## flow/design.v

```verilog
`timescale 1ns / 1ps
module dualPortRAM(clk,rst,wr_en,rd_en,din,wr_add,rd_add,dout);
	input clk,rst;
	input wr_en, rd_en;
	input [5:0] wr_add,rd_add;
	input [7:0] din;
	output reg [7:0] dout;
	reg [7:0] ram [63:0];
	integer i;
	always@(posedge clk or posedge rst)begin
		if(rst)begin
			for(i=0;i<64;i=i+1)begin
				ram[i] <= 8'd0;
			end
			dout <=8'd0;
		end
		else begin
			if(wr_en)begin
				ram[wr_add] <= din;
			end
			if(rd_en)begin
				dout <= ram[rd_add];
			end
		end
	end
endmodule
```

## flow/run.sh

```bash
#!/bin/bash
# the make line also repeats each setting of config.mk as NAME=value (left out here)
make -C /OpenROAD-flow-scripts/flow DESIGN_CONFIG=/design/flow/config.mk WORK_HOME=/design/flow/orfs CLKGATE_MAP_FILE= finish
```

## flow/config.mk

```make
export PLATFORM = sky130hd
export DESIGN_NAME = dualPortRAM
export DESIGN_NICKNAME = dualPortRAM
export VERILOG_FILES = /design/flow/design.v
export SDC_FILE = /design/flow/constraint.sdc
export NUM_CORES = 4
export LEC_CHECK = 0
export CAP_MARGIN = 20
export CORE_MARGIN = 2
export CORE_UTILIZATION = 69
export SETUP_SLACK_MARGIN = 0.59
export SLEW_MARGIN = 20
```

## flow/constraint.sdc

```tcl
create_clock -name core_clock -period 2.05 [get_ports {clk}]
set_input_delay 0.4100 -clock core_clock [delete_from_list [all_inputs] [get_ports {clk}]]
set_output_delay 0.4100 -clock core_clock [all_outputs]
set_load 0.01 [all_outputs]
```

==> flow_metrics.env, run 1 <==
# yosys + openroad results
export IMPL_place_gp_congestion=1.055
export IMPL_fp_dieW_um=189.7
export IMPL_haltStage="5_1_grt"
export IMPL_synth_cells=1851
export IMPL_synth_most_common_cell="mux2_2"
export IMPL_ys_chip_area_um2=23780
export IMPL_top_cell_area_share_pct=54.72
export IMPL_cts_root_buf="clkbuf_16"
export IMPL_die_h_um=189.7
export IMPL_dpl_cell_area_um2=28840
export IMPL_io_buffer_count=31
export IMPL_grt_overflow=1227
export IMPL_error="[ERROR GRT-0232] Routing congestion too high. Check the congestion heatmap in the GUI."
export IMPL_status="stopped before the end"
export IMPL_postCtsHoldBufs=0
export IMPL_syn_area_per_cell_um2=12.85
export IMPL_ys_cells=1851
export IMPL_synth_main_ff_cell="dfrtp_1"
export IMPL_synthTopCellsByArea="dfrtp_1 55%, mux2_2 25%, nand3_1 3.0%, a32oi_1 2.9%, clkbuf_1 1.7%"
export IMPL_synth_nets=1875
export IMPL_ys_warn_count=2
export IMPL_fp_row_count=67
export IMPL_h_tree_depth=2
export IMPL_clk_path_buf_depth=3
export IMPL_cts_made_buffers=51
export IMPL_async_reset_ff_share_pct=100.0
export IMPL_cts_sinks=520
export IMPL_ys_seq_share_pct=54.72
export IMPL_ys_top_logic_family="multiplexers"
export IMPL_synth_adder_area_share_pct=0
export IMPL_synth_area_um2=23780
export IMPL_synthTopCellsByCount="521 x mux2_2, 520 x dfrtp_1, 143 x nand3_1, 107 x clkbuf_1, 78 x a32oi_1"
export IMPL_yosysUniqueCellTypes=60
export IMPL_die_area_um2=35970
export IMPL_mux_area_share_pct=25.05
export IMPL_numSynthFlops=520
export IMPL_yosys_area_share_xor_xnor_pct=0
export IMPL_core_area_um2=33700
export IMPL_synth_top_cell_by_area="dfrtp_1"
export IMPL_simple_gate_share_pct=10.40
export IMPL_ios=32
export IMPL_edf_count=0
export IMPL_hpwlAfterDp_mm=69.59
export IMPL_ys_sh_aoi_pct=6.776
export IMPL_grtUsageTotal_pct=95.23
export IMPL_initial_core_util_pct=70.57
metrics by stage:
stage / setup TNS [ns] / cells / hold slack [ns] / worst slack (ns) / utilization (%)
after floorplan: -2820.61 / 1851 / 0.4705 / -5.424 / -
after global placement: -70.13 / 2538 / 0.4784 / -1.447 / 85.59
after detailed placement: -102.63 / 2538 / 0.4853 / -1.421 / 85.59
after CTS: 0 / 2687 / 0.3575 / 0.07545 / 93.99
routing by layer:
metal  track usage [%]  GRT overflow
met1             92.00            84
met2             106.0           667
met3             84.76            66
met4             100.9           403
met5             76.37             7
timing repair:
item / CTS
gates resized: 234
pin swaps: 61
cloned: 8
setup buffers: 47
setup endpoints to repair: 528
==> run 2, diff against run 1 <==
Settings changed: CORE_ASPECT_RATIO set to 1.37, CORE_UTILIZATION 69 to 40, GPL_ROUTABILITY_DRIVEN set to 0, SETUP_SLACK_MARGIN 0.59 to -0.32.
Clock period 2.05 ns to 3.6 ns, I/O delays scaled along.
==> run 2 against run 1 <==
  * Area after synthesis unchanged
  * Synthesized cell count unchanged
  * Die size rose by 71%
  * Now clean on timing, DRC and antenna
==> flow_metrics.env, run 2 <==
# implementation run metrics
export IMPL_status="timing/DRC/antenna clean"
export IMPL_wl_per_cell_um=34.61
export IMPL_synth_main_ff_cell="dfrtp_1"
export IMPL_internal_power_w=0.01099
export IMPL_critPathKind="input port to register"
export IMPL_hp_start="ram[54][2]"
export IMPL_cp_cell_sequence="clkdlybuf4s50_1 -> buf_12 -> and4_1 -> and2_1 -> buf_4 -> buf_4 -> a22oi_1 -> nand4_1 -> nor4_1 -> a21oi_1"
export IMPL_final_antenna_net_count=0
export IMPL_critical_path_top_delay_family="simple AND/OR/NAND/NOR gates"
export IMPL_clk_pin_slew_ns=0.07
export IMPL_slowest_delay_ns=0.96
export IMPL_maxPowerGroup="registers"
export IMPL_dr_pass1_iters=7
export IMPL_die_area_um2=61440
export IMPL_synth_area_um2=23780
export IMPL_ys_warn_count=2
export IMPL_grt_pass1_vias=18320
export IMPL_ys_seq_share_pct=54.72
export IMPL_holdPathStages=1
export IMPL_power_density_nw_per_um2=521.7
export IMPL_async_reset_ff_share_pct=100.0
export IMPL_synthTopCellsByArea="dfrtp_1 55%, mux2_2 25%, nand3_1 3.0%, a32oi_1 2.9%, clkbuf_1 1.7%"
export IMPL_avgViaCountPerCell=6.523
export IMPL_worst_path_most_repeated_cell="buf_4"
export IMPL_fp_row_count=104
export IMPL_r2r_cells=5
export IMPL_p_seq_share_pct=48.5
export IMPL_p_clk_share_pct=40.5
export IMPL_fillers=5245
export IMPL_yosys_area_share_xor_xnor_pct=0
export IMPL_cts_root_buf="clkbuf_16"
export IMPL_postCtsHoldBufs=0
export IMPL_dpl_cell_area_um2=26310
export IMPL_p_clk_w=0.00595
export IMPL_cts_made_buffers=50
export IMPL_numSynthFlops=520
export IMPL_path_buffers=4
export IMPL_switching_power_w=0.003698
export IMPL_peakVddDrop_v=0.0003272
export IMPL_finalClockSkew_ns=0.02763
export IMPL_ys_chip_area_um2=23780
export IMPL_grt_overflow=0
export IMPL_clk_path_buf_depth=3
export IMPL_ys_sh_aoi_pct=6.776
export IMPL_setup_viol=0
export IMPL_grt_first_pass_wirelength_mm=137.9
export IMPL_cp_end_kind="register"
export IMPL_cellLeakagePower_nw=13.06
export IMPL_die_h_um=289.4
export IMPL_yosysUniqueCellTypes=60
export IMPL_cts_post_setup_buffers_inserted=0
export IMPL_synth_nets=1875
export IMPL_cts_resized=0
export IMPL_hpwlAfterDp_mm=67.98
export IMPL_reg2reg_from="ram[54][0]"
export IMPL_slew_headroom_pct=25.71
export IMPL_crit_fanout=19
export IMPL_nets=1989
export IMPL_ios=32
export IMPL_max_cap_viol_count=0
export IMPL_worstPathArrival_ns=4.00
export IMPL_setup_worst_path_end="dout[0]"
export IMPL_grtUsageTotal_pct=31.83
export IMPL_ys_top_logic_family="multiplexers"
export IMPL_startpoint_type="input port"
export IMPL_synth_cells=1851
export IMPL_worstHoldEndpoint="ram[54][2]"
export IMPL_simple_gate_share_pct=10.40
export IMPL_p_comb_share_pct=11.0
export IMPL_dr_total_vias=18270
export IMPL_syn_area_per_cell_um2=12.85
export IMPL_drv_slew=0
export IMPL_setup_tns_ns=0
export IMPL_warning_count=31
export IMPL_pg_comb_w=0.00162
export IMPL_grt_start_max_net_pins=130
export IMPL_crit_start="rd_add[2]"
export IMPL_finalCritPeriodShare_pct=99.47
export IMPL_cts_sinks=520
export IMPL_drc=0
export IMPL_synth_adder_area_share_pct=0
export IMPL_io_buffer_count=31
export IMPL_grt_setup_unrepaired="false"
export IMPL_worst_pin_slew_ns=1.104
export IMPL_synthTopCellsByCount="521 x mux2_2, 520 x dfrtp_1, 143 x nand3_1, 107 x clkbuf_1, 78 x a32oi_1"
export IMPL_finalInstanceArea_um2=28150
export IMPL_core_area_um2=58820
export IMPL_ys_cells=1851
export IMPL_initial_core_util_pct=40.43
export IMPL_cts_tree="yes"
export IMPL_fp_dieW_um=212.3
export IMPL_final_hold_viol_count=0
export IMPL_h_tree_depth=2
export IMPL_r2r_slack_ns=1.37
export IMPL_synth_top_cell_by_area="dfrtp_1"
export IMPL_antennaDiodeCount=0
export IMPL_top_cell_area_share_pct=54.72
export IMPL_mux_area_share_pct=25.05
export IMPL_drt_iter0_markers=2322
export IMPL_syn2layout_area_growth_pct=18.36
export IMPL_clock_latency_ns=0.60
export IMPL_worstPathRequired_ns=4.01
export IMPL_power_w=0.01469
export IMPL_switching_share_pct=25.18
export IMPL_period_minus_slack_ns=3.581
export IMPL_worstHoldPathType="register to register"
export IMPL_powerSeq_w=0.00712
export IMPL_crit_slowest_cell="nor4_1"
export IMPL_synth_most_common_cell="mux2_2"
export IMPL_cp_num_cells=10
export IMPL_timing_rr_end="dout[0]"
export IMPL_routed_wl_mm=96.90
export IMPL_edf_count=0
export IMPL_antenna_found_initial=3
export IMPL_fmax_mhz=279.3
## run 2: metal layers
| metal | track usage, % | vias to the layer above | wire (µm) | part of all wire [%] |
|---|---|---|---|---|
| met1 | 38.66 | 9499 | 35000 | 36 |
| met3 | 6.211 | 368 | 8997 | 9.3 |
| li1 | - | 7191 | - | - |
| met4 | 25.33 | 2 | 9329 | 9.6 |
| met5 | 0 | - | 13 | 0.013 |
| met2 | 49.66 | 1205 | 43560 | 45 |
## run 2: layout make-up
| type | count | area, µm² | share of cell area (%) |
|---|---|---|---|
| clock buffer | 64 | 1374 | 4.881 |
| clock inverter | 28 | 465.4 | 1.654 |
| inverter | 1 | 7.507 | 0.02667 |
| multi-input combinational | 1166 | 10160 | 36.09 |
| sequential | 520 | 13010 | 46.23 |
| tap | 795 | 994.7 | 3.534 |
| timing repair buffer | 226 | 2135 | 7.583 |
## run 2: metrics by stage
stage,hold slack (ns),utilization [%],std cells,setup slack (ns)
finish,0.5002,47.86,2800,0.01909
global route,0.5128,47.86,2800,0.1407
CTS,0.4983,47.86,2800,0.2314
detailed placement,0.4850,44.73,2708,-0.3298
global placement,0.4787,44.73,2708,-0.2968
floorplan,0.4706,-,1851,-4.184
==> run 3, diff against run 2 <==
Settings changed: ABC_AREA set to 0, CAP_MARGIN 20 to 15, CELL_PAD_IN_SITES_GLOBAL_PLACEMENT set to 1, CORE_ASPECT_RATIO 1.37 to unset, CORE_MARGIN 2 to 8, CORE_UTILIZATION 40 to 41, CTS_CLUSTER_DIAMETER set to 44, CTS_CLUSTER_SIZE set to 46, GPL_ROUTABILITY_DRIVEN 0 to 1, GPL_TIMING_DRIVEN set to 1, MIN_ROUTING_LAYER set to met2, PLACE_DENSITY set to 0.38, SETUP_SLACK_MARGIN -0.32 to unset, TNS_END_PERCENT set to 5.
Clock period 3.6 ns to 6.25 ns, I/O delays scaled along.
==> run 3 against run 2 <==
  * Critical path depth is 2 lower
  * Cell count shrank 2.6%
  * Combinational power fell by 41%
  * First-iteration DRC count rose to 2.7 times the previous value
  * Routed wire length increased by 18%
  * Non-clock buffer count shrank 124
  * Global-route usage grew 19 points
  * Core utilization grew 1.2 points
  * Worst hold slack worse by 0.0014 ns
  * Die size is 7.4% higher
  * Critical endpoint is now dout[2]
==> flow_metrics.env, run 3 <==
# implementation run metrics
export IMPL_status="timing/DRC/antenna clean"
export IMPL_timing_rr_end="dout[2]"
export IMPL_edf_count=0
export IMPL_ios=32
export IMPL_drt_iter0_markers=6225
export IMPL_ys_seq_share_pct=54.72
export IMPL_crit_start="rd_add[4]"
export IMPL_fillers=5131
export IMPL_fp_row_count=88
export IMPL_avgViaCountPerCell=8.801
export IMPL_grt_first_pass_wirelength_mm=156.4
export IMPL_setup_viol=0
export IMPL_internal_power_w=0.007473
export IMPL_p_clk_share_pct=50.9
export IMPL_slowest_delay_ns=0.77
export IMPL_slew_headroom_pct=10.08
export IMPL_p_seq_share_pct=39.9
export IMPL_dpl_cell_area_um2=25090
export IMPL_worstPathArrival_ns=5.38
export IMPL_clk_pin_slew_ns=0.06
export IMPL_crit_slowest_cell="clkdlybuf4s50_1"
export IMPL_powerSeq_w=0.00410
export IMPL_cts_sinks=520
export IMPL_ys_top_logic_family="multiplexers"
export IMPL_dr_total_vias=24010
export IMPL_mux_area_share_pct=25.05
export IMPL_io_buffer_count=31
export IMPL_place_gp_congestion=1.039
export IMPL_clk_path_buf_depth=3
export IMPL_pg_comb_w=0.000949
export IMPL_die_area_um2=65970
export IMPL_max_cap_viol_count=0
export IMPL_finalCritPeriodShare_pct=78.26
export IMPL_antenna_found_initial=0
export IMPL_reg2reg_from="ram[35][2]"
export IMPL_synth_nets=1875
export IMPL_worstPathRequired_ns=6.74
export IMPL_power_density_nw_per_um2=364.5
export IMPL_async_reset_ff_share_pct=100.0
export IMPL_post_route_util_pct=49.10
export IMPL_final_hold_viol_count=0
export IMPL_grt_setup_unrepaired="false"
export IMPL_r2r_cells=5
export IMPL_final_antenna_net_count=0
export IMPL_syn2layout_area_growth_pct=18.66
export IMPL_hpwlAfterDp_mm=71.35
export IMPL_cts_root_buf="clkbuf_16"
export IMPL_numSynthFlops=520
export IMPL_finalInstanceArea_um2=28220
export IMPL_worst_pin_slew_ns=1.346
export IMPL_startpoint_type="input port"
export IMPL_period_minus_slack_ns=4.891
export IMPL_simple_gate_share_pct=10.40
export IMPL_fmax_mhz=204.4
export IMPL_cts_resized=0
export IMPL_ys_cells=1851
export IMPL_grt_pass1_vias=26950
export IMPL_cts_made_buffers=85
export IMPL_cts_tree="yes"
export IMPL_synth_cells=1851
export IMPL_nets=1900
export IMPL_cp_cell_sequence="clkdlybuf4s50_1 -> and2_2 -> buf_4 -> and2_0 -> a22oi_1 -> nand4_1 -> nor4_1 -> a21oi_1"
export IMPL_synth_area_um2=23780
export IMPL_critPathKind="input port to register"
export IMPL_drv_slew=0
export IMPL_synth_main_ff_cell="dfrtp_1"
export IMPL_core_area_um2=57480
export IMPL_finalClockSkew_ns=0.01727
export IMPL_crit_fanout=20
export IMPL_syn_area_per_cell_um2=12.85
export IMPL_r2r_slack_ns=3.21
export IMPL_warning_count=45
export IMPL_die_h_um=256.8
export IMPL_grtUsageTotal_pct=51.09
export IMPL_wl_per_cell_um=42.06
export IMPL_dr_pass1_iters=9
export IMPL_cellLeakagePower_nw=12.95
export IMPL_peakVddDrop_v=0.0002474
export IMPL_synth_adder_area_share_pct=0
export IMPL_synthTopCellsByArea="dfrtp_1 55%, mux2_2 25%, nand3_1 3.0%, a32oi_1 2.9%, clkbuf_1 1.7%"
export IMPL_cp_end_kind="register"
export IMPL_hp_start="ram[49][6]"
export IMPL_synth_most_common_cell="mux2_2"
export IMPL_worstHoldPathType="register to register"
export IMPL_drc=0
export IMPL_postCtsHoldBufs=0
export IMPL_cts_post_setup_buffers_inserted=0
export IMPL_p_clk_w=0.00524
export IMPL_worstHoldEndpoint="ram[49][6]"
export IMPL_grt_start_max_net_pins=150
export IMPL_setup_tns_ns=0
export IMPL_h_tree_depth=3
export IMPL_setup_worst_path_end="dout[2]"
export IMPL_ys_sh_aoi_pct=6.776
export IMPL_grt_overflow=0
export IMPL_switching_power_w=0.002813
export IMPL_maxPowerGroup="clock"
export IMPL_ys_warn_count=2
export IMPL_synth_top_cell_by_area="dfrtp_1"
export IMPL_path_buffers=2
export IMPL_clock_latency_ns=0.66
export IMPL_yosys_area_share_xor_xnor_pct=0
export IMPL_fp_dieW_um=256.8
export IMPL_ys_chip_area_um2=23780
export IMPL_critical_path_top_delay_family="simple AND/OR/NAND/NOR gates"
export IMPL_p_comb_share_pct=9.2
export IMPL_top_cell_area_share_pct=54.72
export IMPL_switching_share_pct=27.35
export IMPL_initial_core_util_pct=41.38
export IMPL_holdPathStages=1
export IMPL_synthTopCellsByCount="521 x mux2_2, 520 x dfrtp_1, 143 x nand3_1, 107 x clkbuf_1, 78 x a32oi_1"
export IMPL_cp_num_cells=8
export IMPL_yosysUniqueCellTypes=60
export IMPL_routed_wl_mm=114.7
## run 3: layout make-up
cell class / count / area (µm²) / area share [%]
antenna: 16 / 40.04 / 0.1419
clock buffer: 95 / 2256 / 7.994
clock inverter: 63 / 815.8 / 2.891
inverter: 1 / 7.507 / 0.02660
multi-input combinational: 1166 / 10200 / 36.14
sequential: 520 / 13010 / 46.11
tap: 765 / 957.2 / 3.392
timing repair buffer: 102 / 930.9 / 3.299
## run 3: per-stage QoR
stage	setup WS, ns	hold slack [ns]	cells	total power [W]
3_3_place_gp	1.146	0.4810	2552	0.004998
4_1_cts	1.736	0.4986	2712	0.01013
5_1_grt	1.527	0.5122	2712	0.01046
3_5_place_dp	1.096	0.4853	2554	0.005031
6_report	1.359	0.4989	2728	0.01029
2_1_floorplan	-2.064	0.4706	1851	0.004648
## run 3: layer usage
metal / GRT usage, % / part of all wire [%]
met5: 40.96 / 2.2
met4: 19.61 / 12
met3: 65.95 / 41
met2: 55.70 / 44
met1: - / 0
==> run 4, diff against run 3 <==
Settings changed: ABC_AREA 0 to unset, CAP_MARGIN 15 to 20, CELL_PAD_IN_SITES_GLOBAL_PLACEMENT 1 to unset, CORE_MARGIN 8 to 2, CORE_UTILIZATION 41 to 57, CTS_CLUSTER_DIAMETER 44 to unset, CTS_CLUSTER_SIZE 46 to unset, GPL_ROUTABILITY_DRIVEN 1 to unset, GPL_TIMING_DRIVEN 1 to unset, MIN_ROUTING_LAYER met2 to unset, PLACE_DENSITY 0.38 to unset, TNS_END_PERCENT 5 to unset.
Clock period 6.25 ns to 2.95 ns, I/O delays scaled along.
==> run 4 against run 3 <==
  * The layout now fails its checks (negative setup slack)
  * Cell count is 2.0% lower
  * Non-clock buffer count increased by 252
  * Die size is 34% lower
  * Routed wire length shrank 16%
  * Synthesized cell count is the same
  * Total power up 75%
  * Count of clock-buffer cells in the layout is 10 lower
  * Largest power group is now registers
  * Highest routed layer unchanged
==> flow_metrics.env, run 4 <==
# implementation run metrics
export IMPL_worstHoldPathType="input port to async pin"
export IMPL_ys_chip_area_um2=23780
export IMPL_cp_end_kind="register"
export IMPL_p_clk_w=0.00721
export IMPL_slowest_delay_ns=0.63
export IMPL_timing_rr_end="dout[4]"
export IMPL_cts_tree="yes"
export IMPL_cts_root_buf="clkbuf_16"
export IMPL_final_hold_viol_count=0
export IMPL_ys_sh_aoi_pct=6.776
export IMPL_top_cell_area_share_pct=54.72
export IMPL_fp_dieW_um=208.3
export IMPL_setup_viol=1
export IMPL_finalCritPeriodShare_pct=101.6
export IMPL_numSynthFlops=520
export IMPL_syn2layout_area_growth_pct=21.67
export IMPL_syn_area_per_cell_um2=12.85
export IMPL_synthTopCellsByCount="521 x mux2_2, 520 x dfrtp_1, 143 x nand3_1, 107 x clkbuf_1, 78 x a32oi_1"
export IMPL_r2r_slack_ns=0.63
export IMPL_critical_path_top_delay_family="simple AND/OR/NAND/NOR gates"
export IMPL_postCtsHoldBufs=0
export IMPL_fp_row_count=74
export IMPL_initial_core_util_pct=57.98
export IMPL_hpwlAfterDp_mm=68.27
export IMPL_holdWs_ns=0.3260
export IMPL_maxPowerGroup="registers"
export IMPL_clk_pin_slew_ns=0.06
export IMPL_ys_warn_count=2
export IMPL_startpoint_type="input port"
export IMPL_cts_sinks=520
export IMPL_yosys_area_share_xor_xnor_pct=0
export IMPL_clk_path_buf_depth=3
export IMPL_grt_overflow=0
export IMPL_setup_ws_ns=-0.04644
export IMPL_ios=32
export IMPL_switching_share_pct=25.64
export IMPL_fmax_mhz=333.7
export IMPL_ys_seq_share_pct=54.72
export IMPL_finalInstanceArea_um2=28930
export IMPL_grt_first_pass_wirelength_mm=138.4
export IMPL_dr_total_vias=19050
export IMPL_wl_per_cell_um=36.13
export IMPL_grt_start_max_net_pins=89
export IMPL_avgViaCountPerCell=7.125
export IMPL_antenna_found_initial=4
export IMPL_crit_start="rd_add[5]"
export IMPL_fillers=3017
export IMPL_critPathKind="input port to register"
export IMPL_yosysUniqueCellTypes=60
export IMPL_reg2reg_from="ram[50][4]"
export IMPL_r2r_cells=6
export IMPL_period_minus_slack_ns=2.996
export IMPL_cts_post_setup_buffers_inserted=0
export IMPL_synthTopCellsByArea="dfrtp_1 55%, mux2_2 25%, nand3_1 3.0%, a32oi_1 2.9%, clkbuf_1 1.7%"
export IMPL_drc=0
export IMPL_warning_count=29
export IMPL_h_tree_depth=2
export IMPL_place_gp_congestion=1.006
export IMPL_clock_latency_ns=0.65
export IMPL_pg_comb_w=0.00207
export IMPL_internal_power_w=0.01335
export IMPL_routed_wl_mm=96.60
export IMPL_p_seq_share_pct=48.3
export IMPL_slew_headroom_pct=40.80
export IMPL_worstPathRequired_ns=3.44
export IMPL_violations="negative setup slack"
export IMPL_cp_cell_sequence="clkdlybuf4s50_1 -> and2_2 -> buf_4 -> and2_1 -> a22oi_1 -> nand4_1 -> nor4b_1 -> a21oi_1"
export IMPL_dr_pass1_iters=6
export IMPL_die_area_um2=43370
export IMPL_ys_top_logic_family="multiplexers"
export IMPL_grt_setup_unrepaired="false"
export IMPL_async_reset_ff_share_pct=100.0
export IMPL_drt_iter0_markers=2940
export IMPL_die_h_um=208.3
export IMPL_drv_slew=0
export IMPL_nets=2122
export IMPL_dpl_cell_area_um2=27040
export IMPL_ys_cells=1851
export IMPL_synth_adder_area_share_pct=0
export IMPL_p_comb_share_pct=11.5
export IMPL_crit_fanout=13
export IMPL_powerSeq_w=0.00868
export IMPL_worst_pin_slew_ns=0.8876
export IMPL_core_area_um2=41020
export IMPL_p_clk_share_pct=40.2
export IMPL_cp_num_cells=8
export IMPL_cts_made_buffers=55
export IMPL_synth_most_common_cell="mux2_2"
export IMPL_grt_pass1_vias=18620
export IMPL_io_buffer_count=31
export IMPL_simple_gate_share_pct=10.40
export IMPL_status="failed layout checks"
export IMPL_edf_count=0
export IMPL_synth_top_cell_by_area="dfrtp_1"
export IMPL_post_route_util_pct=70.54
export IMPL_mux_area_share_pct=25.05
export IMPL_max_cap_viol_count=0
export IMPL_switching_power_w=0.004603
export IMPL_synth_nets=1875
export IMPL_peakVddDrop_v=0.0005128
export IMPL_crit_slowest_cell="nor4b_1"
export IMPL_grtUsageTotal_pct=45.15
export IMPL_path_buffers=2
export IMPL_final_antenna_net_count=0
export IMPL_synth_cells=1851
export IMPL_power_density_nw_per_um2=620.6
export IMPL_worstPathArrival_ns=3.49
export IMPL_finalClockSkew_ns=0.01708
export IMPL_cellLeakagePower_nw=13.73
export IMPL_setup_worst_path_end="dout[6]"
export IMPL_power_w=0.01796
export IMPL_synth_main_ff_cell="dfrtp_1"
export IMPL_synth_area_um2=23780
[run 4: layer usage]
layer  share of wire, %  track usage [%]
met4                7.2            26.40
met5             0.0083                0
met2                 43            65.86
met3                 11            12.85
met1                 38            60.52
[run 4: repair_timing]
| action | 4_1_cts | 5_1_grt |
|---|---|---|
| pin swaps | 0 | 1 |
| resized | 2 | 2 |
| hold endpoints to repair | 0 | 0 |
| endpoints found under the setup margin | 2 | 1 |
[run 4: final cells by class]
type,count,area (µm²),area share [%]
clock buffer,85,1670,5.773
tap,532,665.6,2.301
sequential,520,13010,44.97
inverter,1,7.507,0.02595
antenna,1,2.502,0.008649
clock inverter,15,193.9,0.6703
multi-input combinational,1166,10170,35.16
timing repair buffer,354,3208,11.09
[run 4: metrics by stage]
step / setup TNS [ns] / setup slack (ns) / std cells
global placement: -3.709 / -0.7652 / 2573
detailed placement: -3.584 / -0.6596 / 2573
CTS: 0 / 0.1270 / 2673
finish: -0.04644 / -0.04644 / 2674
global route: 0 / 0.008828 / 2673
floorplan: -2446.20 / -4.704 / 1851
==> run 5, diff against run 4 <==
Settings changed: ABC_AREA set to 0, CAP_MARGIN 20 to 0, CORE_UTILIZATION 57 to 72, CTS_CLUSTER_DIAMETER set to 44, CTS_CLUSTER_SIZE set to 23, GPL_ROUTABILITY_DRIVEN set to 1, GPL_TIMING_DRIVEN set to 1, PLACE_DENSITY set to 0.65, SETUP_SLACK_MARGIN set to -0.03.
Clock period 2.95 ns to 2.09 ns, I/O delays scaled along.
==> run 5 against run 4 <==
  * The run now fails in 5_1_grt
  * Die size shrank 20%
  * Synthesized cell count is the same
  * Area after synthesis is the same
==> flow_metrics.env, run 5 <==
# yosys + openroad results
export IMPL_ys_warn_count=2
export IMPL_synth_cells=1851
export IMPL_haltStage="5_1_grt"
export IMPL_die_area_um2=34500
export IMPL_fp_dieW_um=185.7
export IMPL_clk_path_buf_depth=3
export IMPL_error="[ERROR GRT-0232] Routing congestion too high. Check the congestion heatmap in the GUI."
export IMPL_yosysUniqueCellTypes=60
export IMPL_status="stopped before the end"
export IMPL_synth_adder_area_share_pct=0
export IMPL_cts_sinks=520
export IMPL_grtUsageTotal_pct=78.52
export IMPL_mux_area_share_pct=25.05
export IMPL_top_cell_area_share_pct=54.72
export IMPL_ios=32
export IMPL_die_h_um=185.7
export IMPL_syn_area_per_cell_um2=12.85
export IMPL_synth_nets=1875
export IMPL_ys_top_logic_family="multiplexers"
export IMPL_ys_cells=1851
export IMPL_place_ws_ns=-1.478
export IMPL_fp_row_count=66
export IMPL_synthTopCellsByCount="521 x mux2_2, 520 x dfrtp_1, 143 x nand3_1, 107 x clkbuf_1, 78 x a32oi_1"
export IMPL_ys_seq_share_pct=54.72
export IMPL_ys_sh_aoi_pct=6.776
export IMPL_cts_made_buffers=48
export IMPL_synthTopCellsByArea="dfrtp_1 55%, mux2_2 25%, nand3_1 3.0%, a32oi_1 2.9%, clkbuf_1 1.7%"
export IMPL_core_area_um2=32540
export IMPL_async_reset_ff_share_pct=100.0
export IMPL_hpwlAfterDp_mm=66.35
export IMPL_simple_gate_share_pct=10.40
export IMPL_place_gp_congestion=1.113
export IMPL_synth_top_cell_by_area="dfrtp_1"
export IMPL_edf_count=0
export IMPL_cts_root_buf="clkbuf_16"
export IMPL_synth_main_ff_cell="dfrtp_1"
export IMPL_yosys_area_share_xor_xnor_pct=0
export IMPL_synth_area_um2=23780
export IMPL_h_tree_depth=2
export IMPL_initial_core_util_pct=73.09
export IMPL_numSynthFlops=520
export IMPL_ys_chip_area_um2=23780
export IMPL_grt_overflow=6
export IMPL_synth_most_common_cell="mux2_2"
export IMPL_postCtsHoldBufs=0
export IMPL_io_buffer_count=31
-- run 5: per-stage QoR --
stage                     instance area (µm²)  std cells  utilization, %  hold slack, ns
after floorplan                         23790       1851               -          0.4706
after global placement                  27700       2532           85.14          0.4787
after detailed placement                27700       2532           85.14          0.4843
after CTS                               29800       2638           91.59          0.2810
-- run 5: routing by layer --
metal / overflow / track usage [%]
met5: 0 / 48.15
met4: 2 / 71.56
met3: 0 / 69.87
met2: 4 / 89.93
met1: 0 / 79.87
-- run 5: what timing repair did --
item / in CTS
resized: 84
gates cloned: 5
pin swaps: 21
setup endpoints to repair: 31
hold endpoints to repair: 0
setup buffers: 14
==> run 6, diff against run 5 <==
Settings changed: ABC_AREA 0 to 1, CORE_MARGIN 2 to 10, CORE_UTILIZATION 72 to 68, CTS_CLUSTER_SIZE 23 to 73, PLACE_DENSITY 0.65 to 0.51, SETUP_SLACK_MARGIN -0.03 to 0.7.
Clock period 2.09 ns to 2.38 ns, I/O delays scaled along.
==> run 6 against run 5 <==
  * The run now finishes clean
  * Synthesized cell count rose by 61%
  * Die size up 22%
  * Area after synthesis is 1.8% lower
==> flow_metrics.env, run 6 <==
# implementation run metrics
export IMPL_synth_nets=2996
export IMPL_edf_count=0
export IMPL_nets=3172
export IMPL_fp_row_count=67
export IMPL_yosysUniqueCellTypes=19
export IMPL_worstPathArrival_ns=1.25
export IMPL_final_antenna_net_count=0
export IMPL_powerSeq_w=0.0108
export IMPL_dr_pass1_iters=9
export IMPL_syn2layout_area_growth_pct=23.68
export IMPL_io_buffer_count=31
export IMPL_dpl_cell_area_um2=26060
export IMPL_crit_fanout=2
export IMPL_die_area_um2=42150
export IMPL_initial_core_util_pct=69.30
export IMPL_cts_tree="yes"
export IMPL_cp_cell_sequence="buf_6"
export IMPL_routed_wl_mm=86.39
export IMPL_slew_headroom_pct=62.81
export IMPL_worstHoldPathType="input port to async pin"
export IMPL_regArea_um2=13020
export IMPL_peakVddDrop_v=0.0008482
export IMPL_postCtsHoldBufs=0
export IMPL_clock_latency_ns=0.61
export IMPL_ios=32
export IMPL_startpoint_type="register"
export IMPL_crit_slowest_cell="dfrtp_2"
export IMPL_drv_slew=0
export IMPL_ys_cells=2972
export IMPL_core_area_um2=33700
export IMPL_async_reset_ff_share_pct=100.0
export IMPL_reg2reg_from="ram[62][5]"
export IMPL_top_cell_area_share_pct=55.72
export IMPL_clk_path_buf_depth=3
export IMPL_p_comb_share_pct=11.4
export IMPL_grtUsageTotal_pct=40.96
export IMPL_synth_adder_area_share_pct=0
export IMPL_max_cap_viol_count=0
export IMPL_place_ws_ns=-0.6712
export IMPL_synth_cells=2972
export IMPL_hpwlAfterDp_mm=54.15
export IMPL_cellLeakagePower_nw=14.42
export IMPL_place_gp_congestion=1.050
export IMPL_crit_start="dout[4]"
export IMPL_fillers=1798
export IMPL_avgViaCountPerCell=6.520
export IMPL_drc=0
export IMPL_ys_seq_share_pct=55.72
export IMPL_wl_per_cell_um=23.76
export IMPL_critical_path_top_delay_family="flip-flops"
export IMPL_synthTopCellsByArea="dfrtp_1 56%, nand2_1 18%, o21ai_0 10%, nand3_1 6.2%, nor2_1 4.2%"
export IMPL_clk_pin_slew_ns=0.08
export IMPL_yosys_area_share_xor_xnor_pct=0
export IMPL_synth_top_cell_by_area="dfrtp_1"
export IMPL_die_h_um=205.3
export IMPL_ys_sh_aoi_pct=11.27
export IMPL_pg_comb_w=0.00250
export IMPL_internal_power_w=0.01562
export IMPL_slowest_delay_ns=0.48
export IMPL_cts_made_buffers=48
export IMPL_mi_logic_area_um2=10220
export IMPL_grt_setup_unrepaired="true"
export IMPL_h_tree_depth=2
export IMPL_timing_rr_end="dout[5]"
export IMPL_warning_count=31
export IMPL_setup_ws_ns=0.6572
export IMPL_worst_pin_slew_ns=0.5566
export IMPL_fp_dieW_um=205.3
export IMPL_ys_chip_area_um2=23350
export IMPL_ys_warn_count=2
export IMPL_cts_root_buf="clkbuf_16"
export IMPL_switching_power_w=0.006317
export IMPL_critPathKind="register to primary output"
export IMPL_numSynthFlops=520
export IMPL_synthTopCellsByCount="1146 x nand2_1, 520 x dfrtp_1, 488 x o21ai_0, 289 x nand3_1, 264 x nor2_1"
export IMPL_setup_worst_path_end="dout[4]"
export IMPL_dp_cells=3528
export IMPL_simple_gate_share_pct=29.41
export IMPL_grt_start_max_net_pins=70
export IMPL_worstPathRequired_ns=1.90
export IMPL_setup_viol=0
export IMPL_p_clk_w=0.00865
export IMPL_cts_sinks=520
export IMPL_holdWs_ns=0.3178
export IMPL_grt_pass1_vias=22740
export IMPL_r2r_slack_ns=0.80
export IMPL_ys_top_logic_family="simple AND/OR/NAND/NOR gates"
export IMPL_drt_iter0_markers=3905
export IMPL_syn_area_per_cell_um2=7.857
export IMPL_grt_first_pass_wirelength_mm=131.8
export IMPL_synth_area_um2=23350
export IMPL_cp_num_cells=1
export IMPL_p_seq_share_pct=49.2
export IMPL_power_density_nw_per_um2=759.6
export IMPL_fmax_mhz=580.5
export IMPL_fin_cells=3636
export IMPL_mux_area_share_pct=0
export IMPL_synth_most_common_cell="nand2_1"
export IMPL_path_buffers=1
export IMPL_dr_total_vias=23710
export IMPL_finalInstanceArea_um2=28880
export IMPL_r2r_cells=8
export IMPL_status="timing/DRC/antenna clean"
export IMPL_grt_overflow=0
export IMPL_cp_end_kind="primary output"
export IMPL_final_hold_viol_count=0
export IMPL_p_clk_share_pct=39.4
export IMPL_switching_share_pct=28.79
export IMPL_maxPowerGroup="registers"
export IMPL_antenna_found_initial=2
export IMPL_finalClockSkew_ns=0.01601
export IMPL_synth_main_ff_cell="dfrtp_1"
export IMPL_finalCritPeriodShare_pct=72.39
export IMPL_period_minus_slack_ns=1.723
## run 6: cell type report
| type | instances | share of cell area, % |
|---|---|---|
| diodes | 1 | 0.008664 |
| repair buffers | 294 | 10.74 |
| clock inverters | 38 | 1.841 |
| well taps | 448 | 1.941 |
| clock buffers | 51 | 4.306 |
| inverters | 47 | 0.7018 |
| flip-flops and latches | 520 | 45.08 |
| multi-input cells | 2237 | 35.38 |
## run 6: per-layer routing
metal / wire [µm] / global-route usage (%)
met2: 38630 / 61.28
met3: 11810 / 10.93
met4: 5932 / 24.39
met5: 11 / 0
met1: 30010 / 53.05
## run 6: what timing repair did
action	in CTS	in global routing
endpoints found under the setup margin	108	114
gates cloned	2	1
pin swaps	42	55
resized	225	122
setup buffers	12	3
## run 6: per-stage QoR
step	utilization, %	TNS [ns]	power [W]
2_1_floorplan	-	-2683.32	0.01201
3_3_place_gp	77.32	-4.503	0.01289
3_5_place_dp	77.32	-4.581	0.01308
4_1_cts	84.41	0	0.02168
5_1_grt	85.69	0	0.02258
6_report	85.70	0	0.02194
==> run 7, diff against run 6 <==
Settings changed: ABC_AREA 1 to unset, CAP_MARGIN 0 to 20, CORE_MARGIN 10 to 2, CORE_UTILIZATION 68 to 72, CTS_CLUSTER_DIAMETER 44 to unset, CTS_CLUSTER_SIZE 73 to 40, GPL_ROUTABILITY_DRIVEN 1 to unset, GPL_TIMING_DRIVEN 1 to unset, PLACE_DENSITY 0.51 to unset, PLACE_DENSITY_LB_ADDON set to 0.04, SETUP_SLACK_MARGIN 0.7 to -0.2.
Clock period 2.38 ns to 2.04 ns, I/O delays scaled along.
==> run 7 against run 6 <==
  * Now fails the layout checks on negative setup slack
  * Critical path type is now input port to register
  * Core utilization is 6.0 points higher
  * Critical endpoint is now dout[7]
  * Area after synthesis is 1.8% higher
  * Clock power is 14% higher
  * Total power is 19% higher
  * Highest routed layer unchanged
  * Worst setup slack worse by 1.4 ns
  * Die size is 18% lower
  * Via count is 4.6% lower
  * Routed wire length is 30% higher
  * Global-route usage is 24 points higher
  * First-iteration DRC count is 38% higher
  * Count of clock-buffer cells in the layout is 19 higher
  * Final area is 3.3% higher
==> flow_metrics.env, run 7 <==
# implementation run metrics
export IMPL_status="failed layout checks"
export IMPL_violations="negative setup slack"
export IMPL_ys_seq_share_pct=54.72
export IMPL_p_clk_w=0.00982
export IMPL_synth_main_ff_cell="dfrtp_1"
export IMPL_fillers=1160
export IMPL_path_buffers=4
export IMPL_worst_path_most_repeated_cell="buf_4"
export IMPL_antenna_found_initial=14
export IMPL_clock_latency_ns=0.64
export IMPL_fp_dieW_um=185.7
export IMPL_setup_viol=65
export IMPL_synth_top_cell_by_area="dfrtp_1"
export IMPL_edf_count=0
export IMPL_cts_tree="yes"
export IMPL_place_gp_congestion=1.110
export IMPL_synthTopCellsByArea="dfrtp_1 55%, mux2_2 25%, nand3_1 3.0%, a32oi_1 2.9%, clkbuf_1 1.7%"
export IMPL_dr_pass1_iters=14
export IMPL_synthTopCellsByCount="521 x mux2_2, 520 x dfrtp_1, 143 x nand3_1, 107 x clkbuf_1, 78 x a32oi_1"
export IMPL_final_antenna_net_count=0
export IMPL_avgViaCountPerCell=8.541
export IMPL_worstPathRequired_ns=2.53
export IMPL_period_minus_slack_ns=2.788
export IMPL_worstPathArrival_ns=3.28
export IMPL_pg_comb_w=0.00336
export IMPL_crit_slowest_cell="a32oi_1"
export IMPL_peakVddDrop_v=0.001030
export IMPL_clk_path_buf_depth=3
export IMPL_fp_row_count=66
export IMPL_grt_first_pass_wirelength_mm=155.3
export IMPL_synth_area_um2=23780
export IMPL_crit_fanout=6
export IMPL_drv_slew=0
export IMPL_mi_logic_area_um2=10420
export IMPL_ys_chip_area_um2=23780
export IMPL_fmax_mhz=358.7
export IMPL_ios=32
export IMPL_warning_count=29
export IMPL_dpl_cell_area_um2=27800
export IMPL_syn2layout_area_growth_pct=25.47
export IMPL_nets=2176
export IMPL_hpwlAfterDp_mm=67.81
export IMPL_maxPowerGroup="registers"
export IMPL_startpoint_type="input port"
export IMPL_grt_start_max_net_pins=71
export IMPL_cts_root_buf="clkbuf_16"
export IMPL_synth_most_common_cell="mux2_2"
export IMPL_cp_num_cells=10
export IMPL_postCtsHoldBufs=0
export IMPL_p_seq_share_pct=49.4
export IMPL_setup_ws_ns=-0.7475
export IMPL_p_clk_share_pct=37.7
export IMPL_grt_overflow=0
export IMPL_switching_power_w=0.007319
export IMPL_ys_top_logic_family="multiplexers"
export IMPL_crit_start="rd_add[2]"
export IMPL_cp_end_kind="register"
export IMPL_synth_adder_area_share_pct=0
export IMPL_slowest_delay_ns=0.88
export IMPL_simple_gate_share_pct=10.40
export IMPL_finalCritPeriodShare_pct=136.6
export IMPL_core_area_um2=32540
export IMPL_mux_area_share_pct=25.05
export IMPL_setup_tns_ns=-7.359
export IMPL_h_tree_depth=2
export IMPL_cellLeakagePower_nw=14.24
export IMPL_power_w=0.02604
export IMPL_grtUsageTotal_pct=65.39
export IMPL_async_reset_ff_share_pct=100.0
export IMPL_die_area_um2=34500
export IMPL_numSynthFlops=520
export IMPL_top_cell_area_share_pct=54.72
export IMPL_power_density_nw_per_um2=872.7
export IMPL_ys_warn_count=2
export IMPL_p_comb_share_pct=12.9
export IMPL_powerSeq_w=0.0129
export IMPL_drc=0
export IMPL_worst_pin_slew_ns=1.191
export IMPL_wl_per_cell_um=42.59
export IMPL_worstHoldPathType="input port to async pin"
export IMPL_yosys_area_share_xor_xnor_pct=0
export IMPL_io_buffer_count=31
export IMPL_cts_sinks=520
export IMPL_grt_pass1_vias=21540
export IMPL_r2r_cells=4
export IMPL_switching_share_pct=28.10
export IMPL_initial_core_util_pct=73.09
export IMPL_ys_cells=1851
export IMPL_critical_path_top_delay_family="simple AND/OR/NAND/NOR gates"
export IMPL_finalClockSkew_ns=0.02917
export IMPL_slew_headroom_pct=20.59
export IMPL_yosysUniqueCellTypes=60
export IMPL_syn_area_per_cell_um2=12.85
export IMPL_dr_total_vias=22610
export IMPL_drt_iter0_markers=5401
export IMPL_final_hold_viol_count=0
export IMPL_synth_nets=1875
export IMPL_cp_cell_sequence="clkbuf_2 -> buf_12 -> buf_4 -> nand4b_1 -> nor3_2 -> buf_4 -> a32oi_1 -> nand4_1 -> nor4_1 -> a21oi_1"
export IMPL_cts_made_buffers=51
export IMPL_synth_cells=1851
export IMPL_critPathKind="input port to register"
export IMPL_setup_worst_path_end="dout[7]"
export IMPL_max_cap_viol_count=0
export IMPL_internal_power_w=0.01872
export IMPL_ys_sh_aoi_pct=6.776
export IMPL_regArea_um2=13010
export IMPL_r2r_slack_ns=-0.40
export IMPL_reg2reg_from="ram[6][7]"
export IMPL_routed_wl_mm=112.7
export IMPL_timing_rr_end="dout[7]"
export IMPL_finalInstanceArea_um2=29840
export IMPL_die_h_um=185.7
export IMPL_clk_pin_slew_ns=0.07
[run 7: per-stage QoR]
step | utilization (%) | std cells | setup slack, ns | hold slack [ns]
final | 91.71 | 2647 | -0.7475 | 0.2229
after global routing | 91.66 | 2640 | -0.3680 | 0.2545
after CTS | 91.13 | 2628 | -0.2177 | 0.2228
after detailed placement | 85.45 | 2535 | -1.718 | 0.4882
after global placement | 85.45 | 2535 | -1.714 | 0.4797
after floorplan | - | 1851 | -5.432 | 0.4706
[run 7: repair_timing]
item | CTS | global route
setup endpoints to repair | 8 | 8
setup buffers | 2 | 7
gates resized | 37 | 43
cloned | 1 | 1
pin swaps | 11 | 22
[run 7: layer usage]
metal  share of wire (%)  routed length, µm  GRT usage, %  vias up
met2                  38              42590         85.17     2959
met3                  19              21690         44.86     1272
met5                0.62                697         19.85        -
met4                  12              13870         50.77       22
met1                  30              33890         72.06    10760
li1                    -                  -             -     7590
[run 7: final cells by class]
type                       count  area share [%]
multi-input combinational   1167           34.93
tap                          442           1.853
timing repair buffer         411           13.82
sequential                   520           43.61
clock inverter                22          0.7254
clock buffer                  70           4.919
antenna                       14          0.1174
inverter                       1         0.02516
==> run 8, diff against run 7 <==
Settings changed: ABC_AREA set to 0, CAP_MARGIN 20 to 10, CELL_PAD_IN_SITES_DETAIL_PLACEMENT set to 0, CORE_ASPECT_RATIO set to 0.59, CORE_UTILIZATION 72 to 21, CTS_CLUSTER_SIZE 40 to 83, GPL_TIMING_DRIVEN set to 0, MAX_ROUTING_LAYER set to met5, MIN_ROUTING_LAYER set to met2, PLACE_DENSITY_LB_ADDON 0.04 to unset, SETUP_SLACK_MARGIN -0.2 to 0.21.
Clock period 2.04 ns to 2.42 ns, I/O delays scaled along.
==> run 8 against run 7 <==
  * Still fails the layout checks on negative setup slack
  * Critical endpoint is now dout[2]
  * Largest power group unchanged
  * Count of clock-buffer cells in the layout is 9 higher
  * Non-clock buffer count is 96 lower
  * Register-to-register slack better by 0.54 ns
==> flow_metrics.env, run 8 <==
# implementation run metrics
export IMPL_grt_busiest_layer="met3"
export IMPL_setup_tns_ns=-0.4097
export IMPL_critPathKind="input port to register"
export IMPL_fmax_mhz=375.4
export IMPL_io_buffer_count=20
export IMPL_cts_root_buf="clkbuf_16"
export IMPL_dp_cells=3401
export IMPL_ys_warn_count=2
export IMPL_setup_viol=2
export IMPL_holdWs_ns=0.2278
export IMPL_final_antenna_net_count=0
export IMPL_reg2reg_from="ram[40][2]"
export IMPL_die_h_um=262.5
export IMPL_synth_cells=1851
export IMPL_synthTopCellsByCount="521 x mux2_2, 520 x dfrtp_1, 143 x nand3_1, 107 x clkbuf_1, 78 x a32oi_1"
export IMPL_avgViaCountPerCell=7.366
export IMPL_syn_area_per_cell_um2=12.85
export IMPL_grt_overflow=0
export IMPL_p_seq_share_pct=44.1
export IMPL_timing_rr_end="dout[2]"
export IMPL_drc=0
export IMPL_grt_pass1_vias=29700
export IMPL_setup_ws_ns=-0.2435
export IMPL_worstHoldPathType="input port to async pin"
export IMPL_yosys_area_share_xor_xnor_pct=0
export IMPL_synth_area_um2=23780
export IMPL_synthTopCellsByArea="dfrtp_1 55%, mux2_2 25%, nand3_1 3.0%, a32oi_1 2.9%, clkbuf_1 1.7%"
export IMPL_ys_top_logic_family="multiplexers"
export IMPL_ys_chip_area_um2=23780
export IMPL_peakVddDrop_v=0.0005666
export IMPL_grt_first_pass_wirelength_mm=222.5
export IMPL_core_area_um2=111900
export IMPL_critical_path_top_delay_family="simple AND/OR/NAND/NOR gates"
export IMPL_met3_usage_pct=64.80
export IMPL_h_tree_depth=2
export IMPL_met1_usage_pct=0
export IMPL_cp_end_kind="register"
export IMPL_internal_power_w=0.01675
export IMPL_violations="negative setup slack"
export IMPL_clock_latency_ns=0.73
export IMPL_grt_setup_unrepaired="true"
export IMPL_setup_worst_path_end="dout[2]"
export IMPL_cellLeakagePower_nw=14.52
export IMPL_synth_top_cell_by_area="dfrtp_1"
export IMPL_dr_total_vias=27150
export IMPL_synth_most_common_cell="mux2_2"
export IMPL_fillers=11390
export IMPL_top_cell_area_share_pct=54.72
export IMPL_die_area_um2=116000
export IMPL_grt_start_max_net_pins=31
export IMPL_powerSeq_w=0.0106
export IMPL_synth_adder_area_share_pct=0
export IMPL_p_clk_share_pct=41.9
export IMPL_slowest_delay_ns=0.84
export IMPL_antenna_found_initial=0
export IMPL_cp_num_cells=10
export IMPL_max_cap_viol_count=0
export IMPL_status="failed layout checks"
export IMPL_numSynthFlops=520
export IMPL_period_minus_slack_ns=2.664
export IMPL_nets=2083
export IMPL_path_buffers=4
export IMPL_switching_share_pct=30.47
export IMPL_slew_headroom_pct=9.128
export IMPL_mi_logic_area_um2=11350
export IMPL_final_hold_viol_count=0
export IMPL_clk_pin_slew_ns=0.08
export IMPL_cp_cell_sequence="buf_4 -> buf_8 -> buf_12 -> nor2_2 -> and3_1 -> clkbuf_16 -> a32oi_1 -> nand4_1 -> nor4_4 -> a21oi_1"
export IMPL_edf_count=0
export IMPL_cts_made_buffers=55
export IMPL_pg_comb_w=0.00337
export IMPL_met2_usage_pct=44.66
export IMPL_maxPowerGroup="registers"
export IMPL_r2r_slack_ns=0.14
export IMPL_crit_start="rd_add[1]"
export IMPL_ys_sh_aoi_pct=6.776
export IMPL_p_comb_share_pct=14.0
export IMPL_ys_seq_share_pct=54.72
export IMPL_synth_nets=1875
export IMPL_yosysUniqueCellTypes=60
export IMPL_crit_slowest_cell="nand4_1"
export IMPL_syn2layout_area_growth_pct=34.82
export IMPL_clk_path_buf_depth=3
export IMPL_grtUsageTotal_pct=44.90
export IMPL_regArea_um2=13010
export IMPL_finalCritPeriodShare_pct=110.1
export IMPL_ys_cells=1851
export IMPL_drv_slew=0
export IMPL_r2r_cells=5
export IMPL_p_clk_w=0.0101
export IMPL_drt_iter0_markers=5169
export IMPL_fp_dieW_um=442.1
export IMPL_async_reset_ff_share_pct=100.0
export IMPL_mux_area_share_pct=25.05
export IMPL_cts_tree="yes"
export IMPL_power_w=0.02409
export IMPL_warning_count=29
export IMPL_hpwlAfterDp_mm=113.2
export IMPL_switching_power_w=0.007341
export IMPL_worstPathArrival_ns=3.25
export IMPL_fin_cells=3685
export IMPL_power_density_nw_per_um2=751.3
export IMPL_postCtsHoldBufs=0
export IMPL_crit_fanout=10
export IMPL_simple_gate_share_pct=10.40
export IMPL_place_gp_congestion=1.022
export IMPL_wl_per_cell_um=47.41
export IMPL_ios=32
export IMPL_worstPathRequired_ns=3.01
export IMPL_routed_wl_mm=174.7
export IMPL_initial_core_util_pct=21.26
export IMPL_worst_pin_slew_ns=1.363
export IMPL_finalClockSkew_ns=0.04193
export IMPL_cts_sinks=520
export IMPL_startpoint_type="input port"
export IMPL_fp_row_count=94
export IMPL_dr_pass1_iters=8
export IMPL_synth_main_ff_cell="dfrtp_1"
[run 8: timing repair]
action	in CTS	in global routing
gates resized	415	84
setup endpoints to repair	518	111
gates cloned	2	1
pin swaps	50	39
buffers inserted	74	11
[run 8: final cells by class]
cell class	count	share of cell area, %
antenna	95	0.7414
buffer	164	5.014
clock buffer	79	5.174
clock inverter	21	0.9053
inverter	1	0.02341
multi-input combinational	1166	35.39
sequential	520	40.59
tap	1488	5.807
timing repair buffer	151	6.357
[run 8: per-stage QoR]
step	util, %	setup WS, ns	cell area (µm²)
final	28.67	-0.2435	32060
after global placement	23.11	-9.715	25850
after global routing	28.45	-0.1375	31830
after CTS	27.96	-0.01078	31280
after floorplan	-	-5.128	23790
after detailed placement	23.98	-2.555	26830
[run 8: layer usage]
layer | routed length (µm) | up-vias
met5 | 5668 | -
met4 | 16430 | 145
met1 | 0 | 8104
li1 | - | 7421
met2 | 70520 | 10140
met3 | 82110 | 1339
==> run 9, diff against run 8 <==
Settings changed: CELL_PAD_IN_SITES_DETAIL_PLACEMENT 0 to unset, CORE_ASPECT_RATIO 0.59 to unset, CORE_MARGIN 2 to 10, CORE_UTILIZATION 21 to 69, CTS_CLUSTER_DIAMETER set to 44, CTS_CLUSTER_SIZE 83 to 46, GPL_ROUTABILITY_DRIVEN set to 1, GPL_TIMING_DRIVEN 0 to 1, MAX_ROUTING_LAYER met5 to met4, MIN_ROUTING_LAYER met2 to unset, SETUP_SLACK_MARGIN 0.21 to 0.57.
Clock period 2.42 ns to 3.97 ns, I/O delays scaled along.
==> run 9 against run 8 <==
  * Now clean on timing, DRC and antenna
  * Clock power fell by 52%
  * Synthesized cell count is the same
  * First-iteration DRC count fell by 38%
  * Routed wire length down 48%
  * Worst hold slack improved by 0.27 ns
  * Final area fell by 16%
  * Count of clock-buffer cells in the layout is 26 lower
  * Register-to-register slack better by 1.4 ns
  * Core utilization up 51 points
  * Largest cell class unchanged
==> flow_metrics.env, run 9 <==
# implementation run metrics
export IMPL_ys_top_logic_family="multiplexers"
export IMPL_synth_area_um2=23780
export IMPL_synthTopCellsByArea="dfrtp_1 55%, mux2_2 25%, nand3_1 3.0%, a32oi_1 2.9%, clkbuf_1 1.7%"
export IMPL_worstPathArrival_ns=3.92
export IMPL_die_h_um=205.7
export IMPL_finalInstanceArea_um2=26910
export IMPL_grt_first_pass_wirelength_mm=130.9
export IMPL_maxPowerGroup="registers"
export IMPL_ios=32
export IMPL_ys_warn_count=2
export IMPL_p_clk_w=0.00487
export IMPL_synth_cells=1851
export IMPL_p_comb_share_pct=11.4
export IMPL_synth_nets=1875
export IMPL_synth_top_cell_by_area="dfrtp_1"
export IMPL_dpl_cell_area_um2=25210
export IMPL_power_density_nw_per_um2=473.8
export IMPL_cts_resized=3
export IMPL_cts_tree="yes"
export IMPL_finalClockSkew_ns=0.02519
export IMPL_cellLeakagePower_nw=12.61
export IMPL_dr_wl_met2_mm=38.18
export IMPL_cp_end_kind="register"
export IMPL_internal_power_w=0.009254
export IMPL_worst_path_most_repeated_cell="buf_4"
export IMPL_routed_top_layer="met4"
export IMPL_syn_area_per_cell_um2=12.85
export IMPL_antenna_found_initial=3
export IMPL_grtUsageTotal_pct=44.67
export IMPL_crit_start="rd_add[1]"
export IMPL_met1_length_mm=31.90
export IMPL_postCtsHoldBufs=0
export IMPL_drc=0
export IMPL_reg2reg_from="ram[42][6]"
export IMPL_drv_slew=0
export IMPL_worstPathRequired_ns=4.45
export IMPL_status="timing/DRC/antenna clean"
export IMPL_synthTopCellsByCount="521 x mux2_2, 520 x dfrtp_1, 143 x nand3_1, 107 x clkbuf_1, 78 x a32oi_1"
export IMPL_grt_setup_unrepaired="true"
export IMPL_worst_pin_slew_ns=1.146
export IMPL_power_w=0.01275
export IMPL_pg_comb_w=0.00145
export IMPL_setup_worst_path_end="dout[0]"
export IMPL_async_reset_ff_share_pct=100.0
export IMPL_ys_cells=1851
export IMPL_crit_slowest_cell="clkdlybuf4s50_1"
export IMPL_p_seq_share_pct=50.4
export IMPL_nets=1927
export IMPL_path_buffers=3
export IMPL_synth_main_ff_cell="dfrtp_1"
export IMPL_r2r_cells=7
export IMPL_cts_made_buffers=49
export IMPL_period_minus_slack_ns=3.447
export IMPL_ys_seq_share_pct=54.72
export IMPL_worstHoldEndpoint="ram[54][0]"
export IMPL_synth_adder_area_share_pct=0
export IMPL_hpwlAfterDp_mm=60.87
export IMPL_fp_row_count=67
export IMPL_switching_power_w=0.003496
export IMPL_critPathKind="input port to register"
export IMPL_clk_pin_slew_ns=0.07
export IMPL_warning_count=35
export IMPL_cts_sinks=520
export IMPL_numSynthFlops=520
export IMPL_cts_post_setup_buffers_inserted=0
export IMPL_slew_headroom_pct=23.63
export IMPL_startpoint_type="input port"
export IMPL_hp_start="ram[54][0]"
export IMPL_die_area_um2=42290
export IMPL_grt_start_max_net_pins=112
export IMPL_r2r_slack_ns=1.51
export IMPL_clk_path_buf_depth=3
export IMPL_initial_core_util_pct=70.39
export IMPL_cts_root_buf="clkbuf_16"
export IMPL_finalCritPeriodShare_pct=86.83
export IMPL_critical_path_top_delay_family="simple AND/OR/NAND/NOR gates"
export IMPL_fmax_mhz=290.1
export IMPL_max_cap_viol_count=0
export IMPL_io_buffer_count=31
export IMPL_final_hold_viol_count=0
export IMPL_wl_per_cell_um=38.14
export IMPL_grt_pass1_vias=18540
export IMPL_edf_count=0
export IMPL_peakVddDrop_v=0.0004945
export IMPL_timing_rr_end="dout[6]"
export IMPL_avgViaCountPerCell=7.847
export IMPL_grt_overflow=0
export IMPL_cp_cell_sequence="clkdlybuf4s50_1 -> buf_4 -> and4bb_1 -> buf_4 -> and2_1 -> a22oi_1 -> nand4_1 -> nor4_4 -> a21oi_1"
export IMPL_cp_num_cells=9
export IMPL_setup_viol=0
export IMPL_powerSeq_w=0.00643
export IMPL_ys_chip_area_um2=23780
export IMPL_dr_total_vias=18760
export IMPL_final_antenna_net_count=0
export IMPL_ys_sh_aoi_pct=6.776
export IMPL_slowest_delay_ns=0.61
export IMPL_h_tree_depth=2
export IMPL_crit_fanout=10
export IMPL_switching_share_pct=27.42
export IMPL_routed_wl_mm=91.18
export IMPL_synth_most_common_cell="mux2_2"
export IMPL_dr_pass1_iters=7
export IMPL_drt_iter0_markers=3207
export IMPL_worstHoldPathType="register to register"
export IMPL_p_clk_share_pct=38.2
export IMPL_place_gp_congestion=1.078
export IMPL_top_cell_area_share_pct=54.72
export IMPL_syn2layout_area_growth_pct=13.17
export IMPL_yosysUniqueCellTypes=60
export IMPL_mux_area_share_pct=25.05
export IMPL_simple_gate_share_pct=10.40
export IMPL_yosys_area_share_xor_xnor_pct=0
export IMPL_clock_latency_ns=0.63
export IMPL_routed_wl_met3_mm=13.64
export IMPL_fp_dieW_um=205.7
export IMPL_holdPathStages=1
export IMPL_core_area_um2=33780
==> run 9: final cells by class <==
cell class	instances	area (µm²)
Antenna cell	3	7.507
Clock buffer	53	1271
Clock inverter	35	376.6
Fill cell	2007	6870
Inverter	1	7.507
Multi-Input combinational cell	1166	10200
Sequential cell	520	13010
Tap cell	448	560.5
Timing Repair Buffer	165	1476
==> run 9: per-layer routing <==
metal	global-route usage (%)	vias up
li1	-	7087
met4	28.85	0
met3	16.86	465
met2	61.08	1744
met5	-	-
met1	54.79	9467
==> run 9: through the flow <==
step / util (%) / hold WS (ns) / std cells / setup TNS [ns] / setup slack, ns
global placement: 74.62 / 0.4797 / 2300 / -0.4394 / -0.2822
floorplan: - / 0.4706 / 1851 / -2021.88 / -3.888
detailed placement: 74.62 / 0.4842 / 2300 / -0.5313 / -0.3619
global route: 79.66 / 0.5097 / 2391 / 0 / 0.5535
finish: 79.66 / 0.5018 / 2391 / 0 / 0.5230
CTS: 79.55 / 0.4980 / 2388 / 0 / 0.5422
==> run 10, diff against run 9 <==
Settings changed: CAP_MARGIN 10 to 0, CORE_MARGIN 10 to 2, MAX_ROUTING_LAYER met4 to unset, PLACE_DENSITY set to 0.65, SETUP_SLACK_MARGIN 0.57 to -0.03.
Clock period 3.97 ns to 2.09 ns, I/O delays scaled along.
==> run 10 against run 9 <==
  * Now fails the layout checks on negative setup slack
  * Synthesized cell count unchanged
  * First-iteration DRC count increased by 25%
  * Clock skew decreased by 0.0066 ns
  * Final area increased by 10%
  * Worst setup slack got worse by 0.58 ns
  * Register-to-register slack got worse by 1.5 ns
  * Sequential share of layout area decreased by 4.6 points
  * Flip-flop count unchanged
  * Routed wire length increased by 13%
  * Largest power group unchanged
==> flow_metrics.env, run 10 <==
# implementation run metrics
export IMPL_worstPathRequired_ns=2.58
export IMPL_r2r_cells=7
export IMPL_worstPathArrival_ns=2.63
export IMPL_powerSeq_w=0.0124
export IMPL_internal_power_w=0.01787
export IMPL_die_area_um2=35970
export IMPL_worst_pin_slew_ns=0.9220
export IMPL_synthTopCellsByCount="521 x mux2_2, 520 x dfrtp_1, 143 x nand3_1, 107 x clkbuf_1, 78 x a32oi_1"
export IMPL_ys_top_logic_family="multiplexers"
export IMPL_wl_per_cell_um=39.08
export IMPL_violations="negative setup slack"
export IMPL_path_buffers=3
export IMPL_final_hold_viol_count=0
export IMPL_grt_start_max_net_pins=67
export IMPL_critPathKind="input port to register"
export IMPL_drc=0
export IMPL_crit_slowest_cell="nor4_2"
export IMPL_yosys_area_share_xor_xnor_pct=0
export IMPL_p_comb_share_pct=12.8
export IMPL_postCtsHoldBufs=0
export IMPL_ys_chip_area_um2=23780
export IMPL_timing_rr_end="dout[0]"
export IMPL_finalCritPeriodShare_pct=102.6
export IMPL_fmax_mhz=466.2
export IMPL_period_minus_slack_ns=2.145
export IMPL_synth_most_common_cell="mux2_2"
export IMPL_synth_adder_area_share_pct=0
export IMPL_dr_total_vias=20920
export IMPL_crit_start="rd_add[2]"
export IMPL_cp_num_cells=9
export IMPL_fillers=1474
export IMPL_clk_pin_slew_ns=0.07
export IMPL_place_ws_ns=-1.624
export IMPL_clock_latency_ns=0.64
export IMPL_syn2layout_area_growth_pct=25.00
export IMPL_numSynthFlops=520
export IMPL_final_antenna_net_count=0
export IMPL_fp_row_count=67
export IMPL_dr_pass1_iters=7
export IMPL_synth_nets=1875
export IMPL_cp_cell_sequence="clkbuf_2 -> buf_6 -> and4b_4 -> buf_8 -> nand3_2 -> nand4_1 -> nor4_2 -> nor4b_4 -> a21oi_1"
export IMPL_maxPowerGroup="registers"
export IMPL_io_buffer_count=31
export IMPL_ys_cells=1851
export IMPL_finalInstanceArea_um2=29730
export IMPL_crit_fanout=16
export IMPL_ys_warn_count=2
export IMPL_synth_area_um2=23780
export IMPL_antenna_found_initial=6
export IMPL_drt_iter0_markers=4020
export IMPL_die_h_um=189.7
export IMPL_routed_wl_mm=102.8
export IMPL_place_gp_congestion=1.079
export IMPL_setup_worst_path_end="dout[6]"
export IMPL_cts_made_buffers=50
export IMPL_setup_viol=5
export IMPL_p_seq_share_pct=49.9
export IMPL_regArea_um2=13010
export IMPL_grt_overflow=0
export IMPL_cts_sinks=520
export IMPL_ios=32
export IMPL_initial_core_util_pct=70.57
export IMPL_avgViaCountPerCell=7.949
export IMPL_synth_top_cell_by_area="dfrtp_1"
export IMPL_ys_seq_share_pct=54.72
export IMPL_dpl_cell_area_um2=27660
export IMPL_cp_end_kind="register"
export IMPL_p_clk_w=0.00933
export IMPL_grt_first_pass_wirelength_mm=148.1
export IMPL_max_cap_viol_count=0
export IMPL_p_clk_share_pct=37.4
export IMPL_ys_sh_aoi_pct=6.776
export IMPL_switching_share_pct=28.36
export IMPL_synth_cells=1851
export IMPL_cellLeakagePower_nw=14.17
export IMPL_h_tree_depth=2
export IMPL_worstHoldPathType="input port to async pin"
export IMPL_syn_area_per_cell_um2=12.85
export IMPL_critical_path_top_delay_family="simple AND/OR/NAND/NOR gates"
export IMPL_reg2reg_from="ram[20][0]"
export IMPL_top_cell_area_share_pct=54.72
export IMPL_fp_dieW_um=189.7
export IMPL_finalClockSkew_ns=0.01857
export IMPL_power_density_nw_per_um2=839.2
export IMPL_mux_area_share_pct=25.05
export IMPL_simple_gate_share_pct=10.40
export IMPL_drv_slew=0
export IMPL_nets=2162
export IMPL_cts_root_buf="clkbuf_16"
export IMPL_async_reset_ff_share_pct=100.0
export IMPL_pg_comb_w=0.00318
export IMPL_switching_power_w=0.007074
export IMPL_mi_logic_area_um2=10450
export IMPL_hpwlAfterDp_mm=68.26
export IMPL_synthTopCellsByArea="dfrtp_1 55%, mux2_2 25%, nand3_1 3.0%, a32oi_1 2.9%, clkbuf_1 1.7%"
export IMPL_peakVddDrop_v=0.0009129
export IMPL_core_area_um2=33700
export IMPL_warning_count=30
export IMPL_slew_headroom_pct=38.53
export IMPL_r2r_slack_ns=0.02
export IMPL_status="failed layout checks"
export IMPL_synth_main_ff_cell="dfrtp_1"
export IMPL_clk_path_buf_depth=3
export IMPL_grt_pass1_vias=21080
export IMPL_edf_count=0
export IMPL_yosysUniqueCellTypes=60
export IMPL_cts_tree="yes"
export IMPL_startpoint_type="input port"
export IMPL_slowest_delay_ns=0.43
export IMPL_grtUsageTotal_pct=58.69
export IMPL_setup_ws_ns=-0.05492
==> run 10: final cells by class <==
type / instances / share of cell area [%]
clock buffers: 57 / 4.403
flip-flops and latches: 520 / 43.78
repair buffers: 399 / 13.58
clock inverters: 36 / 1.141
diodes: 5 / 0.04209
inverters: 1 / 0.02525
well taps: 448 / 1.886
multi-input cells: 1166 / 35.14
==> run 10: routing by layer <==
metal | global-route usage [%] | up-vias | part of all wire (%)
li1 | - | 7547 | -
met1 | 69.19 | 10280 | 32
met2 | 80.39 | 2287 | 40
met3 | 30.57 | 800 | 17
met4 | 46.27 | 10 | 11
met5 | 1.374 | - | 0.14
==> run 10: metrics by stage <==
step           setup TNS (ns)  hold WS, ns  power (W)  std cells  utilization (%)
3_3_place_gp           -80.98       0.4782    0.01515       2526            82.06
4_1_cts               -0.2364       0.2634    0.02453       2622            87.74
3_5_place_dp           -95.87       0.4852    0.01535       2526            82.06
2_1_floorplan        -2804.01       0.4706    0.01390       1851                -
5_1_grt              -0.08066       0.2613    0.02541       2628            88.18
6_report              -0.1234       0.2406    0.02495       2632            88.21
==> run 10: repair_timing <==
item	CTS	global route
pin swaps	14	8
setup endpoints to repair	8	9
setup buffers	3	7
resized	68	39
No activity file was given, so power comes from the tool's default toggle rates.
